==> run a: inputs <==
==> flow/design.v (excerpt) <==
module ResonantLowPassFilter(
    input clk,
    input signed [15:0] audio_in,
    input signed [15:0] cutoff,
    input signed [15:0] resonance,
    input signed [15:0] gain,
    input reset_n,
    output reg signed [15:0] filtered_audio
);
Settings: LEC_CHECK=0, ABC_AREA=1, CAP_MARGIN=0, CORE_ASPECT_RATIO=0.5, CORE_MARGIN=2, CORE_UTILIZATION=68, CTS_CLUSTER_DIAMETER=356, CTS_CLUSTER_SIZE=99, PLACE_DENSITY=0.42, SLEW_MARGIN=20, TNS_END_PERCENT=10; clock period 5.14 ns.
run.sh (not shown) runs the stock make flow with config.mk's settings and CLKGATE_MAP_FILE=.
==> inputs of run b, as changes to run a <==
ABC_AREA = not set   (was 1)
CAP_MARGIN = 20   (was 0)
CORE_ASPECT_RATIO = not set   (was 0.5)
CORE_UTILIZATION = 66   (was 68)
CTS_CLUSTER_DIAMETER = not set   (was 356)
CTS_CLUSTER_SIZE = not set   (was 99)
PLACE_DENSITY = not set   (was 0.42)
TNS_END_PERCENT = not set   (was 10)
==> flow/constraint.sdc (replaced) <==
create_clock -name core_clock -period 5.72 [get_ports {clk}]
set_input_delay 1.1440 -clock core_clock [delete_from_list [all_inputs] [get_ports {clk}]]
set_output_delay 1.1440 -clock core_clock [all_outputs]
set_load 0.01 [all_outputs]
==> inputs of run c, as changes to run a <==
CAP_MARGIN = 20   (was 0)
CORE_ASPECT_RATIO = not set   (was 0.5)
CORE_UTILIZATION = 72   (was 68)
CTS_CLUSTER_DIAMETER = not set   (was 356)
CTS_CLUSTER_SIZE = 10   (was 99)
PLACE_DENSITY = not set   (was 0.42)
SETUP_SLACK_MARGIN = 0.62   (was not set)
TNS_END_PERCENT = 15   (was 10)
==> flow/constraint.sdc (replaced) <==
create_clock -name core_clock -period 5.82 [get_ports {clk}]
set_input_delay 1.1640 -clock core_clock [delete_from_list [all_inputs] [get_ports {clk}]]
set_output_delay 1.1640 -clock core_clock [all_outputs]
set_load 0.01 [all_outputs]
==> results <==
	run b	run a	run c
Yosys cell types	63	37	37
Vias in the first global route	19191	23404	25111
CTS-repair resized insts	105	28	72
Number of cells after detailed placement	3127	4153	3973
Global routing usage on met2	54.8%	61.2%	68.4%
Post-Synthesis Net Count	3224	4138	4138
Synthesized area	0.0236 mm2	0.0260 mm2	0.0260 mm2
Post-CTS setup buffers	36	1	11
Global routing met1 resource utilization	43.8%	45.6%	52.3%
Critical R2R Launch	state[5]	state[15]	state[15]
Area taken by multi-input logic gates	0.0189 mm2	0.0198 mm2	0.0197 mm2
Global-route wire length before repair	92.8 mm	111 mm	123 mm
Clock Latency Late Sink	0.39 ns	0.41 ns	0.42 ns
Signal buffers share of area	11.2%	12.6%	8.49%
Basic Gates by Area	13.4%	18.3%	18.3%
Total die size	0.0372 mm2	0.0399 mm2	0.0377 mm2
Iteration-0 DRC Markers	794	1705	1970
Worst path depth	21	23	23
Peak per-stage delay on the critical path	0.57 ns	0.80 ns	0.60 ns
Status	complete, but fails checks	complete, but fails checks	complete, but fails checks
Layout check failures	negative setup slack	negative setup slack	negative setup slack
Pre-CTS setup slack	-0.780 ns	-0.749 ns	-0.347 ns
Critical path arrival	6.51 ns	6.16 ns	6.20 ns

---

==> trial 57: inputs <==
==> flow/design.v <==
module ResonantLowPassFilter(
    input clk,
    input signed [15:0] audio_in,
    input signed [15:0] cutoff,
    input signed [15:0] resonance,
    input signed [15:0] gain,
    input reset_n,
    output reg signed [15:0] filtered_audio
);
    parameter [15:0] MAX_POS_VALUE = 16'h7FFF;
    parameter [15:0] MIN_NEG_VALUE = -16'h8000;
    reg signed [15:0] state;
    reg signed [15:0] feedback;
    reg signed [15:0] output_reg;
    reg signed [15:0] alpha;
    reg signed [15:0] beta;
    reg signed [15:0] gamma;
    wire signed [31:0] fb_prod  = $signed(state) * $signed(beta);
    wire signed [31:0] out_prod = $signed(state) * $signed(alpha);
    wire signed [16:0] fb_full  = fb_prod >>> 15;
    wire signed [16:0] out_full = out_prod >>> 15;
    wire signed [16:0] st_full  = $signed(audio_in) - $signed(feedback);
    wire signed [16:0] fa_full  = $signed(output_reg) + ($signed(gamma) >>> 1);
    function signed [15:0] sat17;
        input signed [16:0] v;
        begin
            if (v > $signed({MAX_POS_VALUE[15], MAX_POS_VALUE}))
                sat17 = $signed(MAX_POS_VALUE);
            else if (v < $signed({MIN_NEG_VALUE[15], MIN_NEG_VALUE}))
                sat17 = $signed(MIN_NEG_VALUE);
            else
                sat17 = v[15:0];
        end
    endfunction
    always @(posedge clk or negedge reset_n) begin
        if (!reset_n) begin
            state <= $signed(16'h0000);
            feedback <= $signed(16'h0000);
            output_reg <= $signed(16'h0000);
            alpha <= $signed(16'h0000);
            beta <= $signed(16'h0000);
            gamma <= $signed(16'h0000);
            filtered_audio <= $signed(16'h0000);
        end else begin
            alpha <= $signed(cutoff);
            beta <= $signed(resonance);
            gamma <= $signed(gain);
            feedback <= sat17(fb_full);
            state <= sat17(st_full);
            output_reg <= sat17(out_full);
            filtered_audio <= sat17(fa_full);  
        end
    end
endmodule
==> flow/run.sh <==
#!/bin/bash
# the make line also repeats each setting of config.mk as NAME=value (left out here)
make -C /OpenROAD-flow-scripts/flow DESIGN_CONFIG=/design/flow/config.mk WORK_HOME=/design/flow/orfs CLKGATE_MAP_FILE= finish
==> flow/config.mk <==
export PLATFORM = sky130hd
export DESIGN_NAME = ResonantLowPassFilter
export DESIGN_NICKNAME = ResonantLowPassFilter
export VERILOG_FILES = /design/flow/design.v
export SDC_FILE = /design/flow/constraint.sdc
export NUM_CORES = 4
export LEC_CHECK = 0
export CAP_MARGIN = 20
export CORE_MARGIN = 2
export CORE_UTILIZATION = 61
export CTS_CLUSTER_SIZE = 61
export HOLD_SLACK_MARGIN = 0.3
export SETUP_SLACK_MARGIN = 0.88
export SLEW_MARGIN = 20
export TNS_END_PERCENT = 5
==> flow/constraint.sdc <==
create_clock -name core_clock -period 3.81 [get_ports {clk}]
set_input_delay 0.7620 -clock core_clock [delete_from_list [all_inputs] [get_ports {clk}]]
set_output_delay 0.7620 -clock core_clock [all_outputs]
set_load 0.01 [all_outputs]
==> inputs of trial 77, as changes to trial 57 <==
- ABC_AREA: not set -> 1
- CORE_UTILIZATION: 61 -> 72
- CTS_CLUSTER_SIZE: 61 -> 98
- HOLD_SLACK_MARGIN: 0.3 -> not set
- SETUP_SLACK_MARGIN: 0.88 -> 0.62
==> flow/constraint.sdc (replaced) <==
create_clock -name core_clock -period 4.65 [get_ports {clk}]
set_input_delay 0.9300 -clock core_clock [delete_from_list [all_inputs] [get_ports {clk}]]
set_output_delay 0.9300 -clock core_clock [all_outputs]
set_load 0.01 [all_outputs]
==> flow_metrics.py <==
# Physical implementation metrics
metrics = {
    "yosys": {
        "simple_gate_area_share_pct": 18.3,
        "ys_cells": 3358,
    },
    "cells_and_area": {
        "design_area_um2": 31000,
        "buffers": 444,
        "area_delta_synth_final_pct": 19.3,
    },
    "setup_path": {
        "rrSetupSlack_ps": -1300,
        "r2r-end": "output_reg[11]",
        "cpMostUsedCell": "nand2_1",
    },
    "sta": {
        "worst_slack_ps": -1300,
        "setup_viol": 32,
        "tns_ps": -39130,
    },
    "floorplanning": {
        "die-width_um": 194,
    },
    "placement": {
        "dp_cells": 4131,
    },
    "run_status": {
        "so.violations": "setup timing",
        "outcome": "failed layout checks",
    },
    "grt": {
        "grt_use_met3_pct": 11.1,
    },
    "cts": {
        "cts_setup_buffers": 16,
    },
}
That was trial 77.
==> flow_metrics.py <==
# Physical implementation metrics
metrics = {
    "yosys": {
        "ys_cells": 2444,
    },
    "cells_and_area": {
        "design_area_um2": 28500,
        "inverters": 607,
        "area_delta_synth_final_pct": 20.8,
        "buffers": 399,
    },
    "sta": {
        "tns_ps": -74510,
        "worst_slack_ps": -2440,
        "setup_viol": 32,
    },
    "setup_path": {
        "cpMostUsedCell": "fa_1",
        "r2r-end": "feedback[3]",
    },
    "floorplanning": {
        "die-width_um": 201,
    },
    "placement": {
        "dp_cells": 3223,
    },
    "cts": {
        "cts_setup_buffers": 34,
    },
    "run_status": {
        "so.violations": "setup timing",
        "outcome": "failed layout checks",
    },
}
That was trial 57.

---

==> job 1531 <==
Starts from the design.v that is shown in full above.
make LEC_CHECK=0 ABC_AREA=1 CAP_MARGIN=20 CORE_ASPECT_RATIO=0.5 CORE_MARGIN=2 CORE_UTILIZATION=65 CTS_CLUSTER_DIAMETER=356 CTS_CLUSTER_SIZE=99 HOLD_SLACK_MARGIN=0.26 PLACE_DENSITY=0.35 SLEW_MARGIN=20 TNS_END_PERCENT=10 finish   # period 5.14 ns
==> job 4502: changes against job 1531 <==
- ABC_AREA: 1 -> unset
- CORE_ASPECT_RATIO: 0.5 -> unset
- CORE_UTILIZATION: 65 -> 72
- CTS_CLUSTER_DIAMETER: 356 -> unset
- CTS_CLUSTER_SIZE: 99 -> unset
- HOLD_SLACK_MARGIN: 0.26 -> unset
- MAX_ROUTING_LAYER: unset -> met4
- PLACE_DENSITY: 0.35 -> unset
- PLACE_DENSITY_LB_ADDON: unset -> 0.07
- TNS_END_PERCENT: 10 -> unset
==> flow/constraint.sdc (replaced) <==
create_clock -name core_clock -period 6.47 [get_ports {clk}]
set_input_delay 1.2940 -clock core_clock [delete_from_list [all_inputs] [get_ports {clk}]]
set_output_delay 1.2940 -clock core_clock [all_outputs]
set_load 0.01 [all_outputs]
==> run summary <==
post-layout net count: 4475
met3 Usage GRT: 0.06458
Setup WS post-layout: -0.7178 ns
SO Faults: negative setup slack
Mapped Cells: 3358
FILL cells: 2735
Layout Cells excl Fill: 4229
post-synthesis cell type count: 37
metal2 WL: 32110 um
Seq/Total Area, Yosys: 0.1067
RSZ-0062 raised after global routing: true
final setup violation count: 32
status: finished with violations
# rows: 51
XOR/XNOR Area Share: 0.01548
mi-comb count: 2161
number of cells on the worst reg-to-reg path: 23
(the above is from job 1531)
==> run summary <==
post-synthesis cell type count: 63
status: no timing/DRC/antenna violations
MI comb area: 18340 sq um
Layout Cells excl Fill: 3002
post-synthesis async set-or-reset flop share: 1.000
number of cells on the worst reg-to-reg path: 22
metal2 WL: 27310 um
GRT overflow: 0
Setup WS post-layout: 0.1270 ns
area grow syn2layout: 10.80%
Setup crit start: state[12]
Mapped Cells: 2444
Synth Cell Area: 23560 sq um
FILL cells: 2070
# rows: 66
Most Used Layer, Global Route: met2
mi-comb count: 1638
post-layout net count: 3335
(the above is from job 4502)

---

==> run D <==
Starts from the design.v that is shown in full above.
clock: 7.0 ns
lec_check: 0
cap_margin: 20
core_margin: 2
core_utilization: 42
cts_cluster_diameter: 218
cts_cluster_size: 100
place_density: 0.88
slew_margin: 20
tns_end_percent: 5
==> run B (differences from run D) <==
--- a/flow/config.mk
+++ b/flow/config.mk
@@ -8,8 +8,5 @@
 export CAP_MARGIN = 20
 export CORE_MARGIN = 2
-export CORE_UTILIZATION = 42
-export CTS_CLUSTER_DIAMETER = 218
-export CTS_CLUSTER_SIZE = 100
-export PLACE_DENSITY = 0.88
+export CORE_UTILIZATION = 52
+export CTS_CLUSTER_SIZE = 99
 export SLEW_MARGIN = 20
-export TNS_END_PERCENT = 5
==> flow/constraint.sdc (replaced) <==
create_clock -name core_clock -period 5.14 [get_ports {clk}]
set_input_delay 1.0280 -clock core_clock [delete_from_list [all_inputs] [get_ports {clk}]]
set_output_delay 1.0280 -clock core_clock [all_outputs]
set_load 0.01 [all_outputs]
==> results <==
	run B	run D
HP Class	in2async	reg2reg
Data buffer area share	12.52%	5.011%
Crit path capture	feedback[11]$_DFF_PN0_	feedback[7]$_DFF_PN0_
Layout filler cell count	3783	5013
Initial antenna violation count	6	0
Number of tapcells	592	748
Min Tclk post-route	6.298 ns	6.722 ns
Layout overhead on the synthesized area	20.50%	9.469%
Overall routed net length	55.98 mm	50.79 mm
Met3 global-route usage	4.011%	2.939%
Detailed route wirelength on metal3	2.770 mm	3.073 mm
Post-route setup TNS	-32.80 ns	0 ns
Outcome	finished with violations	complete, no violations
Violated checks	negative setup slack	-
Reg-to-reg slack, setup	-1.16 ns	0.28 ns
Hold slack final	0.4053 ns	0.6038 ns
R2R depth	22	20
Final nets	3529	3289
Area of the chip	0.04703 mm2	0.05801 mm2
# setup viols final	32	0
Number of design-rule violations left by the first detailed-router iteration	963	1057
Setup Buffers After CTS	19	0

---

==> inputs of 09-12 <==
Starts from the design.v that is shown in full above.
Settings: LEC_CHECK=0, CAP_MARGIN=20, CELL_PAD_IN_SITES_GLOBAL_PLACEMENT=0, CORE_MARGIN=2, CORE_UTILIZATION=63, CTS_CLUSTER_DIAMETER=345, CTS_CLUSTER_SIZE=100, HOLD_SLACK_MARGIN=-0.1, SETUP_SLACK_MARGIN=0.05, SLEW_MARGIN=10, TNS_END_PERCENT=20; clock period 7.0 ns.
==> 04-26: changes against 09-12 <==
CELL_PAD_IN_SITES_GLOBAL_PLACEMENT = unset   (was 0)
CORE_ASPECT_RATIO = 0.71   (was unset)
CORE_UTILIZATION = 72   (was 63)
CTS_CLUSTER_DIAMETER = unset   (was 345)
CTS_CLUSTER_SIZE = unset   (was 100)
HOLD_SLACK_MARGIN = unset   (was -0.1)
SETUP_SLACK_MARGIN = unset   (was 0.05)
SLEW_MARGIN = 20   (was 10)
TNS_END_PERCENT = unset   (was 20)
==> flow/constraint.sdc (replaced) <==
create_clock -name core_clock -period 5.98 [get_ports {clk}]
set_input_delay 1.1960 -clock core_clock [delete_from_list [all_inputs] [get_ports {clk}]]
set_output_delay 1.1960 -clock core_clock [all_outputs]
set_load 0.01 [all_outputs]
==> 06-03: changes against 09-12 <==
ABC_AREA = 1   (was unset)
CELL_PAD_IN_SITES_DETAIL_PLACEMENT = 2   (was unset)
CORE_MARGIN = 10   (was 2)
CORE_UTILIZATION = 34   (was 63)
CTS_CLUSTER_DIAMETER = unset   (was 345)
CTS_CLUSTER_SIZE = 51   (was 100)
GPL_ROUTABILITY_DRIVEN = 1   (was unset)
HOLD_SLACK_MARGIN = unset   (was -0.1)
MIN_ROUTING_LAYER = met2   (was unset)
PLACE_DENSITY_LB_ADDON = 0.02   (was unset)
SETUP_SLACK_MARGIN = unset   (was 0.05)
SLEW_MARGIN = 20   (was 10)
TNS_END_PERCENT = 90   (was 20)
==> results <==
| metric | 04-26 | 09-12 | 06-03 |
|---|---|---|---|
| Result of the run | complete, but fails checks | finished clean | finished clean |
| Layout check failures | setup timing | - | - |
| CP Max Fanout | 8 | 14 | 15 |
| Avg Cell Area, Syn | 9.64 um2 | 9.64 um2 | 7.75 um2 |
| Final std cell area, no fill | 0.0284 mm2 | 0.0255 mm2 | 0.0286 mm2 |
| Detail Placement HPWL | 46100 um | 42200 um | 74300 um |
| Area share of buffers outside the clock network | 13.1% | 5.17% | 4.92% |
| Overall via count from detail_route | 18329 | 16150 | 28605 |
| Period Utilization, post-route | 109% | 94.0% | 93.7% |
| Post-cts sizing count | 132 | 0 | 0 |
| # Cells Yosys | 2444 | 2444 | 3358 |
| Initial antenna violation count | 1 | 0 | 0 |
| Dpl cell area | 0.0267 mm2 | 0.0251 mm2 | 0.0283 mm2 |
